## TIA
module TIA(A,  
			Din,  
			Dout,  
			CS_n,  
			CS,  
			R_W_n,  
			RDY,  
			MASTERCLK,  
			BUS_EN,  
			idump_in,  
			Ilatch,  
			HSYNC,  
			HBLANK,  
			VSYNC,  
			VBLANK,  
			COLOROUT,  
			RES_n,  
			audv0,  
			audv1);
make LEC_CHECK=0 ABC_AREA=1 CAP_MARGIN=20 CORE_MARGIN=3 CORE_UTILIZATION=40 PLACE_DENSITY=0.6 SLEW_MARGIN=20 finish   # period 12.0 ns
run.sh (not shown) runs the stock make flow with config.mk's settings and CLKGATE_MAP_FILE=.
==> next run, changes <==
Settings changed: ABC_AREA 1 to unset, CORE_MARGIN 3 to 2, CORE_UTILIZATION 40 to 66, PLACE_DENSITY 0.6 to unset, SETUP_SLACK_MARGIN set to 2.14.
Clock period 12.0 ns to 8.41 ns, I/O delays scaled along.
Routed wire length increases by 8.9%.
Die size came out lower by 35%.
Clock power rose by 21%.
Sequential power rose by 38%.
Register-to-register slack is worse by 2.6 ns.
Clock skew decreases by 0.0032 ns.
Synthesized cell count drops by 12%.
Cell count is lower by 14%.
==> next run, changes <==
Settings changed: CORE_UTILIZATION 66 to 72, CTS_CLUSTER_DIAMETER set to 30, CTS_CLUSTER_SIZE set to 35, PLACE_DENSITY set to 0.71, SETUP_SLACK_MARGIN 2.14 to 1.1.
Clock period 8.41 ns to 8.66 ns, I/O delays scaled along.
Result: Combinational power shrinks by about 4%. Clock power increases by about 60%. Die size decreases by about 8%. Hold slack gets better by 0.0064 ns. Utilization increases by 7.8 points. Power climbs by about 27%. Final area is higher by 0.73%.
==> next run, changes <==
Settings changed: ABC_AREA set to 1, CTS_CLUSTER_DIAMETER 30 to unset, CTS_CLUSTER_SIZE 35 to 15, GPL_ROUTABILITY_DRIVEN set to 0, MAX_ROUTING_LAYER set to met4, PLACE_DENSITY 0.71 to unset, PLACE_DENSITY_LB_ADDON set to 0.01, SETUP_SLACK_MARGIN 1.1 to 0.39.
Clock period 8.66 ns to 6.06 ns, I/O delays scaled along.
What happened:
- wire length falls by 9.5%
- cell count rose by 11%
- synthesized area went down by 8.2%
- power grows by 24%
- sequential share of layout area increases by 2.5 points
- flip-flop count stays the same
- global-route usage barely changes
- clock-buffer cell count went down by 20
- final area drops by 9.1%

Starting RTL as in the previous note.
## TIA
module TIA(A,  
			Din,  
			Dout,  
			CS_n,  
			CS,  
			R_W_n,  
			RDY,  
			MASTERCLK,  
			BUS_EN,  
			idump_in,  
			Ilatch,  
			HSYNC,  
			HBLANK,  
			VSYNC,  
			VBLANK,  
			COLOROUT,  
			RES_n,  
			audv0,  
			audv1);
export LEC_CHECK = 0
export CAP_MARGIN = 20
export CORE_MARGIN = 2
export CORE_UTILIZATION = 40
export CTS_CLUSTER_SIZE = 50
export MIN_ROUTING_LAYER = met2
export SETUP_SLACK_MARGIN = -0.06
export SLEW_MARGIN = 20
create_clock -name core_clock -period 12.0 [get_ports {MASTERCLK}]
Then changed:
--- a/flow/config.mk
+++ b/flow/config.mk
@@ -8 +8,2 @@
-export CAP_MARGIN = 20
+export CAP_MARGIN = 35
+export CELL_PAD_IN_SITES_DETAIL_PLACEMENT = 2
@@ -12 +13,2 @@
-export MIN_ROUTING_LAYER = met2
+export MIN_ROUTING_LAYER = met1
+export PLACE_DENSITY_LB_ADDON = 0.23
@@ -14 +16 @@
-export SLEW_MARGIN = 20
+export SLEW_MARGIN = 0
==> flow/constraint.sdc (replaced) <==
create_clock -name core_clock -period 16.2 [get_ports {MASTERCLK}]
set_input_delay 3.2400 -clock core_clock [delete_from_list [all_inputs] [get_ports {MASTERCLK}]]
set_output_delay 3.2400 -clock core_clock [all_outputs]
set_load 0.01 [all_outputs]
Setup slack gets better by 3.2 ns.
Hold slack gains 0.020 ns.
Count of clock-buffer cells in the layout stays the same.
Final cell count is about the same.
First-iteration DRC count came out lower by 74%.
Synthesized cell count does not change.
Flip-flop count does not change.
Power went down by 29%.
Clock skew barely changes.
Cell area drops by 0.41%.
Routed wire length increases by 21%.
Then changed:
--- a/flow/config.mk
+++ b/flow/config.mk
@@ -10 +10,3 @@
-export CORE_MARGIN = 2
+export CELL_PAD_IN_SITES_GLOBAL_PLACEMENT = 1
+export CORE_ASPECT_RATIO = 1.16
+export CORE_MARGIN = 3
@@ -12,0 +15,2 @@
+export GPL_ROUTABILITY_DRIVEN = 0
+export MAX_ROUTING_LAYER = met4
==> flow/constraint.sdc (replaced) <==
create_clock -name core_clock -period 10.6 [get_ports {MASTERCLK}]
set_input_delay 2.1200 -clock core_clock [delete_from_list [all_inputs] [get_ports {MASTERCLK}]]
set_output_delay 2.1200 -clock core_clock [all_outputs]
set_load 0.01 [all_outputs]
What happened: The new run went through all stages and came out clean; via count falls by 2.6%; cell area barely changes; sequential power rises by 53%; routed wire length falls by 8.0%; area after synthesis does not change; die size rises by 1.7%; worst hold slack gets worse by 0.014 ns.
Then changed:
==> flow/config.mk (replaced) <==
export PLATFORM = sky130hd
export DESIGN_NAME = TIA
export DESIGN_NICKNAME = TIA
export VERILOG_FILES = /design/flow/design.v
export SDC_FILE = /design/flow/constraint.sdc
export NUM_CORES = 4
export LEC_CHECK = 0
export CAP_MARGIN = 20
export CORE_MARGIN = 2
export CORE_UTILIZATION = 40
export PLACE_DENSITY = 0.6
export SLEW_MARGIN = 20
==> flow/constraint.sdc (replaced) <==
create_clock -name core_clock -period 10.9 [get_ports {MASTERCLK}]
set_input_delay 2.1800 -clock core_clock [delete_from_list [all_inputs] [get_ports {MASTERCLK}]]
set_output_delay 2.1800 -clock core_clock [all_outputs]
set_load 0.01 [all_outputs]
=> The changed run passed the timing, design-rule and antenna checks. Area after synthesis is unchanged. Cell count decreases slightly. Register-to-register slack is better by 0.30 ns.
No activity file was given, so power comes from the tool's default toggle rates.
